==> flow/design.v (excerpt) <==
module ALU_TOP #(parameter wid =16,parameter MB=32)   
  (
   input  wire [wid-1:0] A,
   input  wire [wid-1:0] B,
   input  wire [3:0]     alu_fun,
   input  wire           clk,
   input  wire           rest,
   output wire  [wid-1:0]  ari_out,   
   output wire            carry_out,
   output wire            ari_flag,
   output wire  [wid-1:0] log_out,
   output wire            log_flag,
   output wire  [wid-1:0] cmp_out,
   output wire            cmp_flag,
   output wire  [wid-1:0] shift_out,
   output wire            shift_flag
   );
Size in the first run: ~1900 cells after synthesis, ~50 flip-flops, ~110 I/O pins, roughly 15000 um^2 of cells after synthesis.
Settings: LEC_CHECK=0, CAP_MARGIN=20, CORE_MARGIN=2, CORE_UTILIZATION=66, CTS_CLUSTER_DIAMETER=232, MAX_ROUTING_LAYER=met4, SLEW_MARGIN=20, TNS_END_PERCENT=5; clock period 29.4 ns.
run.sh (not shown) runs the stock make flow with config.mk's settings and CLKGATE_MAP_FILE=.
The first run reached the layout checks and failed them: negative setup slack.
==> next run, changes <==
- CORE_UTILIZATION: 66 -> 58
- CTS_CLUSTER_DIAMETER: 232 -> default
- MAX_ROUTING_LAYER: met4 -> default
The changed run completed, yet does not pass: negative setup slack.
Worst setup slack gains 1.8 ns.
Hold slack is worse by 0.011 ns.
Synthesized cell count does not change.
Wire length came out lower by about a fifth.
Flip-flop count does not change.
Design area is higher slightly.
Fmax grows by a few percent.
Clock-buffer cell count climbs by 1.
Non-clock buffer count rises by 12.
Total power came out lower by a few percent.
Utilization goes down by 9.4 points.
==> next run, changes <==
- CORE_UTILIZATION: 58 -> 40
- TNS_END_PERCENT: 5 -> default
- clock period: 29.4 -> 34.2 ns (I/O delays scaled with it)
Outcome: Now the flow ran to the end with no violations; core utilization came out lower by 34 points; final area is lower by about a fifth; power drops by about a fifth; area after synthesis is unchanged; cell count decreases by a little under a tenth; routed wire length falls by a few percent.


Setup of alpha:
Starting RTL as in the previous note.
clock: 19.0 ns
lec_check: 0
abc_area: 1
cap_margin: 20
core_aspect_ratio: 1.12
core_margin: 2
core_utilization: 71
cts_cluster_diameter: 196
cts_cluster_size: 68
hold_slack_margin: 0.29
max_routing_layer: met5
place_density_lb_addon: 0.07
setup_slack_margin: 5.0
slew_margin: 20
tns_end_percent: 90
alpha did not run to completion, as it errored out during clock tree synthesis.
What beta does differently from alpha at the input level:
Settings: a deleted HOLD_SLACK_MARGIN that had been 0.29; a deleted PLACE_DENSITY_LB_ADDON that had been 0.07; an added PLACE_DENSITY of 0.62; a change of CORE_UTILIZATION from 71 to 70; a change of SETUP_SLACK_MARGIN from 5.0 to -0.4; a change of the clock period (ns, I/O delays scaled along) from 19.0 to 29.5.
Notes after the runs:
Of beta and alpha, not a single run came through the flow clean.
FAIL alpha @ clock tree synthesis: tool exited with error
beta vs alpha on pre-CTS worst setup slack: beta is the higher one.
Comparing alpha against beta, there is no change at all in netlist area before placement.
The run showing the greater chip width is beta.
The die of beta is larger than the one used in alpha.
Final weighted congestion in routability-driven placement (beta vs. alpha) decreases by a few percent
| die height | beta vs alpha | about 0.7% higher |
Relative to beta, the following input files were edited for gamma:
Settings: an added PLACE_DENSITY_LB_ADDON of 0.07; an added HOLD_SLACK_MARGIN of 0.29; a deleted PLACE_DENSITY that had been 0.62; a change of CORE_UTILIZATION from 70 to 71.
Status gamma: flow complete, layout not clean - setup timing. Compared with beta, in gamma design area now sits lower, final non-filler cell total lower, wire length per cell lost about 2.1%, number of iterations in the first detailed-routing pass went down 2, maximum clock rate grew by 1.3 MHz. On clock slew at the register clock pins of the worst setup and hold paths, beta and gamma are neck and neck. gamma has area of the core below what beta had. Of beta and gamma, the lower placer congestion estimate belongs to beta.
Edits applied to the flow inputs when going from gamma to delta:
Settings: a deleted PLACE_DENSITY_LB_ADDON that had been 0.07; a change of CORE_MARGIN from 2 to 6; an added PLACE_DENSITY of 0.43; a change of HOLD_SLACK_MARGIN from 0.29 to 0.25; a change of CORE_UTILIZATION from 71 to 49; a change of TNS_END_PERCENT from 90 to 10; a change of SLEW_MARGIN from 20 to 0; a change of SETUP_SLACK_MARGIN from -0.4 to -0.84.
--- outcome ---
- The final layout from delta, which completed every stage, passed the timing, DRC and antenna checks at the end of the flow.
- Measured against gamma, the number of buffers outside the clock class in the layout of delta comes out at 1.4 times the reference value.
- delta and gamma ended up with nearly the same count of different cell masters after synthesis.
- Taking gamma as the reference, in delta count of port buffers added during placement neither gained nor lost much; pre-CTS setup slack picked up an extra 0.51 ns; total number of vias lost 2919; routed wire length lost about 16%.
- Worst setup slack | delta above gamma
- Measured slew at the worst slew-check pin, delta and gamma: smaller value in delta
- Number of filler cells placed in the layout was lower in gamma than in delta.
The inputs of epsilon differ from those of delta as listed below.
Settings: removing TNS_END_PERCENT (formerly 10); removing CTS_CLUSTER_DIAMETER (formerly 196); removing SETUP_SLACK_MARGIN (formerly -0.84); removing MAX_ROUTING_LAYER (formerly met5); removing CTS_CLUSTER_SIZE (formerly 68); removing ABC_AREA (formerly 1); changing CORE_UTILIZATION from 49 to 11; removing CORE_ASPECT_RATIO (formerly 1.12); removing PLACE_DENSITY (formerly 0.43); changing CORE_MARGIN from 6 to 2; changing SLEW_MARGIN from 0 to 20; removing HOLD_SLACK_MARGIN (formerly 0.25); changing the clock period (ns, I/O delays scaled along) from 29.5 to 42.2.
Findings:
Residual antenna-violating net count after detailed routing: epsilon vs delta identical
epsilon vs delta — critical path depth dropped by more than a quarter
epsilon ended with less fraction of met2 tracks used by global routing than delta.
The clock group power of epsilon is lower than that of delta.
Going from delta to epsilon, standard cell area after detailed placement decreased by 300 µm² relative to the old numbers, post-layout utilization of the core fell by 51 points, logic gate fraction of the total cell area now larger.
In the tables for delta and epsilon, area taken by multi-input logic gates reads higher with delta.
Area growth from synthesis to final layout, delta and epsilon: higher on delta
No activity file was given, so power comes from the tool's default toggle rates.
